v37:
==> flow/design.v <==
module processor(
input   clk,
input   rst,
input   inst_valid,
input   [63:0] p_rdata,
output  reg [31:0] p_wdata,
output  reg done
    );
parameter IDLE = 0;
parameter INST = 1;
parameter ADD  = 2;
parameter SUB  = 3;
parameter MUL  = 4;
parameter TRAN = 5;
parameter DET  = 6;
parameter DONE = 7;
reg [2:0] state,n_state;
reg [4:0] inst;
reg  [6:0] A_0,A_1,A_2,A_3,B_0,B_1,B_2,B_3;
always@(posedge clk or posedge rst) begin
    if(rst) begin
        state <= 0;
    end
    else begin
        state <= n_state;
    end
end
always@(*) begin
    case(state)
    IDLE:begin
        n_state =(inst_valid == 1)? INST : IDLE; 
    end
    INST:begin
        case(inst)
            5'b00001:   n_state = ADD;
            5'b00010:   n_state = SUB;
            5'b00100:   n_state = MUL;
            5'b01000:   n_state = TRAN;
            5'b10000:   n_state = DET;
            default:     n_state = IDLE;
        endcase
    end
    ADD:begin
        n_state = DONE;
    end
    SUB:begin
        n_state = DONE;
    end
    MUL:begin
        n_state = DONE;
    end
    TRAN:begin
        n_state = DONE;
    end
    DET:begin
        n_state = DONE;
    end
    DONE:begin
        n_state = IDLE;
    end
    default:begin
        n_state = IDLE;
    end
    endcase
end
always@(posedge clk) begin
    case(state)
    IDLE:begin
         p_wdata <= 0;
         done    <= 0;
         inst <= (inst_valid == 1)? p_rdata[60:56] : 5'd0;
         A_0  <= (inst_valid == 1)? p_rdata[6:0] : 7'd0;
         A_1  <= (inst_valid == 1)? p_rdata[13:7] : 7'd0;
         A_2  <= (inst_valid == 1)? p_rdata[20:14] : 7'd0;
         A_3  <= (inst_valid == 1)? p_rdata[27:21] : 7'd0;
         B_0  <= (inst_valid == 1)? p_rdata[34:28] : 7'd0;
         B_1  <= (inst_valid == 1)? p_rdata[41:35] : 7'd0;
         B_2  <= (inst_valid == 1)? p_rdata[48:42] : 7'd0;
         B_3  <= (inst_valid == 1)? p_rdata[55:49] : 7'd0;
    end
    INST:begin
    end
    ADD:begin
        p_wdata[6:0]   <= A_0 + B_0;
        p_wdata[13:7]  <= A_1 + B_1;
        p_wdata[20:14] <= A_2 + B_2;
        p_wdata[27:21] <= A_3 + B_3;
        p_wdata[31:28] <= 4'd0;
        done <= 1;
    end
    SUB:begin
        p_wdata[6:0]   <= A_0 - B_0;
        p_wdata[13:7]  <= A_1 - B_1;
        p_wdata[20:14] <= A_2 - B_2;
        p_wdata[27:21] <= A_3 - B_3;
        p_wdata[31:28] <= 4'd0;
        done <= 1;
    end
    MUL:begin
        p_wdata[6:0]     <= (A_0 * B_0) + (A_1 * B_2);
        p_wdata[13:7]    <= (A_0 * B_1) + (A_1 * B_3);
        p_wdata[20:14]   <= (A_2 * B_0) + (A_3 * B_2);
        p_wdata[27:21]   <= (A_2 * B_1) + (A_3 * B_3);
        p_wdata[31:28] <= 4'd0;
        done <= 1;
    end
    TRAN:begin
        p_wdata[6:0]     <= A_0;
        p_wdata[13:7]    <= A_2;
        p_wdata[20:14]   <= A_1;
        p_wdata[27:21]   <= A_3; 
        p_wdata[31:28] <= 4'd0;
        done <= 1;
    end
    DET:begin
        p_wdata[6:0]     <= (A_0 * A_3) - (A_1 * A_2);
        p_wdata[31:6] <= 25'd0;
        done <= 1;
    end
    DONE:begin
        done <= 0;
    end
    default:begin
        p_wdata <= 0;
        done    <= 0;
    end
    endcase
end
endmodule
module controller(
input clk,
input rst,
input done,
input  [31:0] p_wdata,
input  [31:0] b_rdata,
output reg [31:0] b_wdata,
output [63:0] p_rdata,
output reg [31:0] addr,
output reg inst_valid,
output reg [3:0] we,
output reg en
    );
parameter bram_base_addr   = 32'h00000000;  
parameter result_base_addr   =  32'h00000000 ; 
parameter RESET_1     = 0;
parameter RESET_2     = 1;
parameter IDLE      = 2;
parameter R_BEGIN_1 = 3;
parameter R_BEGIN_2 = 4;
parameter READ_1    = 5;
parameter READ_2    = 6;
parameter READ_3    = 7;
parameter READ_4    = 8;
parameter WAIT      = 9;
parameter WRITE_1   = 10;
parameter WRITE_2   = 11;
reg [31:0] data1,data2;
reg start;
reg [3:0]  state,n_state;
reg [31:0] counter_r,counter_w;
reg [31:0] count,count_goal;
assign   p_rdata = {data2,data1};
always@(posedge clk or posedge rst) begin
    if(rst) begin
        state <= RESET_1;
    end
    else begin
        state <= n_state;
    end
end
always@(*) begin
    case(state)
        RESET_1:begin
            n_state = RESET_2;
        end
        RESET_2:begin
            n_state = (count == count_goal)? IDLE : RESET_2;
        end
        IDLE:begin
            n_state = (start)? READ_1 : R_BEGIN_1;
        end
        R_BEGIN_1:begin
             n_state = R_BEGIN_2;
        end
        R_BEGIN_2:begin
             n_state = IDLE;
        end
        READ_1:begin
            n_state = READ_2;
        end
        READ_2:begin
            n_state = READ_3;
        end
        READ_3:begin
            n_state = READ_4;
        end
        READ_4:begin
            n_state = WAIT;
        end
        WAIT:begin
            n_state = (done)? WRITE_1 : WAIT;
        end
        WRITE_1:begin
            n_state = WRITE_2;
        end
        WRITE_2:begin
            n_state = IDLE;
        end 
        default: begin
            n_state = IDLE;
        end 
    endcase
end
always@(posedge clk) begin
    case(state)
        RESET_1:begin
            inst_valid <= 0;
            counter_r    <= 32'd4;
            counter_w    <= 32'd40;
            addr       <= 0;
            we         <= 4'h0;
            en         <= 0;
            start      <= 0;
            data1      <= 0;
            data2      <= 0;
            count      <= 0;
            count_goal <=15; 
            b_wdata    <= 0;
        end 
        RESET_2:begin
            en         <= (count == count_goal)? 1:0;
            count      <= (count == count_goal)? 0 : count +1;
        end
        IDLE:begin
            addr <= (start)? bram_base_addr + counter_r : bram_base_addr;
            we   <= 0;
        end
        R_BEGIN_1:begin
             addr <= addr;
        end
        R_BEGIN_2:begin
              start <= (b_rdata[31] == 1)? 1:0;
        end
        READ_1:begin
            addr <= addr;
            counter_r <= counter_r + 32'd4;
        end
        READ_2:begin
            data1  <= b_rdata;
            addr <= bram_base_addr + counter_r;
        end
        READ_3:begin
            addr <= addr;
            counter_r <= counter_r + 32'd4;
        end
        READ_4:begin
            data2  <= b_rdata;
            counter_r <= counter_r + 32'd4;
        end
        WAIT:begin
            inst_valid <= 1;
            b_wdata    <= (done == 1)? p_wdata : 0;
        end
        WRITE_1:begin
            inst_valid <= 0;
            addr <= result_base_addr + counter_w;
            we   <= 4'hf;
        end
        WRITE_2:begin
            counter_w    <= counter_w + 32'd4;
            we   <= 4'hf;
            start <= 0;
        end 
        default: begin
            inst_valid <= 0;
            counter_r    <= 32'd4;
            counter_w    <= 32'd40;
            addr       <= 0;
            we         <= 4'h0;
            en         <= 0;
            start      <= 0;
            data1      <= 0;
            data2      <= 0;
            count      <= 0;
            count_goal <=15; 
            b_wdata    <= 0;
        end 
    endcase
end
endmodule
`timescale 1ns / 1ps
module top(
input clk,
input rst,
input  [31:0] b_rdata,
output [31:0] b_wdata,
output [31:0] addr,
output [3:0] we,
output en,
output rstout
    );
wire inst_valid;
wire [63:0] p_rdata;
wire [31:0] p_wdata;
wire done;
assign rstout = ~rst;
processor po(
        .clk(clk),
        .rst(rstout),
        .inst_valid(inst_valid),
        .p_rdata(p_rdata),
        .p_wdata(p_wdata),
        .done(done)
    );
controller co(
        .clk(clk),
        .rst(rstout),
        .done(done),
        .p_wdata(p_wdata),
        .b_rdata(b_rdata),
        .b_wdata(b_wdata),   
        .p_rdata(p_rdata),
        .addr(addr),
        .inst_valid(inst_valid),
        .we(we),
        .en(en)
    );
endmodule
clock: 4.57 ns
lec_check: 0
cap_margin: 20
core_margin: 2
core_utilization: 72
cts_cluster_size: 40
gpl_routability_driven: 1
max_routing_layer: met4
place_density: 0.64
slew_margin: 20
run.sh (not shown) runs the stock make flow with config.mk's settings and CLKGATE_MAP_FILE=.
Layout checks on v37: not met. Flow itself completed; violations: setup timing.
Here is what was changed in the inputs of v13 compared with v37.
# v37
export LEC_CHECK = 0
export CAP_MARGIN = 20
export CORE_MARGIN = 2
export CORE_UTILIZATION = 72
export CTS_CLUSTER_SIZE = 40
export GPL_ROUTABILITY_DRIVEN = 1
export MAX_ROUTING_LAYER = met4
export PLACE_DENSITY = 0.64
export SLEW_MARGIN = 20
create_clock -name core_clock -period 4.57 [get_ports {clk}]
# v13
export LEC_CHECK = 0
export CAP_MARGIN = 20
export CORE_MARGIN = 2
export CORE_UTILIZATION = 68
export SLEW_MARGIN = 20
create_clock -name core_clock -period 4.93 [get_ports {clk}]
==> results <==
Finished, but not clean: v13, with setup timing. Against v37, the final cell area of v13 is lower. NOTE power in sequential cells v37->v13 decreased by a little under 10%. As far as number of DRC violations after detailed routing is concerned, v13 and v37 perform about the same. v13 — largest net degree at the start of global routing 1 lower, v37 as reference.
## Diff of input files: v17 against v13
# v13
export LEC_CHECK = 0
export CAP_MARGIN = 20
export CORE_MARGIN = 2
export CORE_UTILIZATION = 68
export SLEW_MARGIN = 20
create_clock -name core_clock -period 4.93 [get_ports {clk}]
# v17
export LEC_CHECK = 0
export ABC_AREA = 1
export CAP_MARGIN = 20
export CORE_MARGIN = 2
export CORE_UTILIZATION = 71
export SLEW_MARGIN = 20
create_clock -name core_clock -period 7.03 [get_ports {clk}]
==> results <==
v17: flow completed, timing, DRC and antenna clean. On register clock-pin slew on the reported worst setup and hold paths, v13 tracks v17 almost exactly. Going from v13 to v17, wire length on met1 higher; highest clock frequency the design can meet lower; maximum clock skew at final layout lower; largest net degree at the start of global routing higher; part of the power in the clock network higher. From v13 to v17 the numbers moved as follows: total via count in the routed design +3592, share of total power in combinational logic climbed 2.7 points, final antenna diode count increased 1. Final cell area excluding filler cells in v17 vs v13: up 1.9%.
Power is estimated from default activity; no workload was simulated.
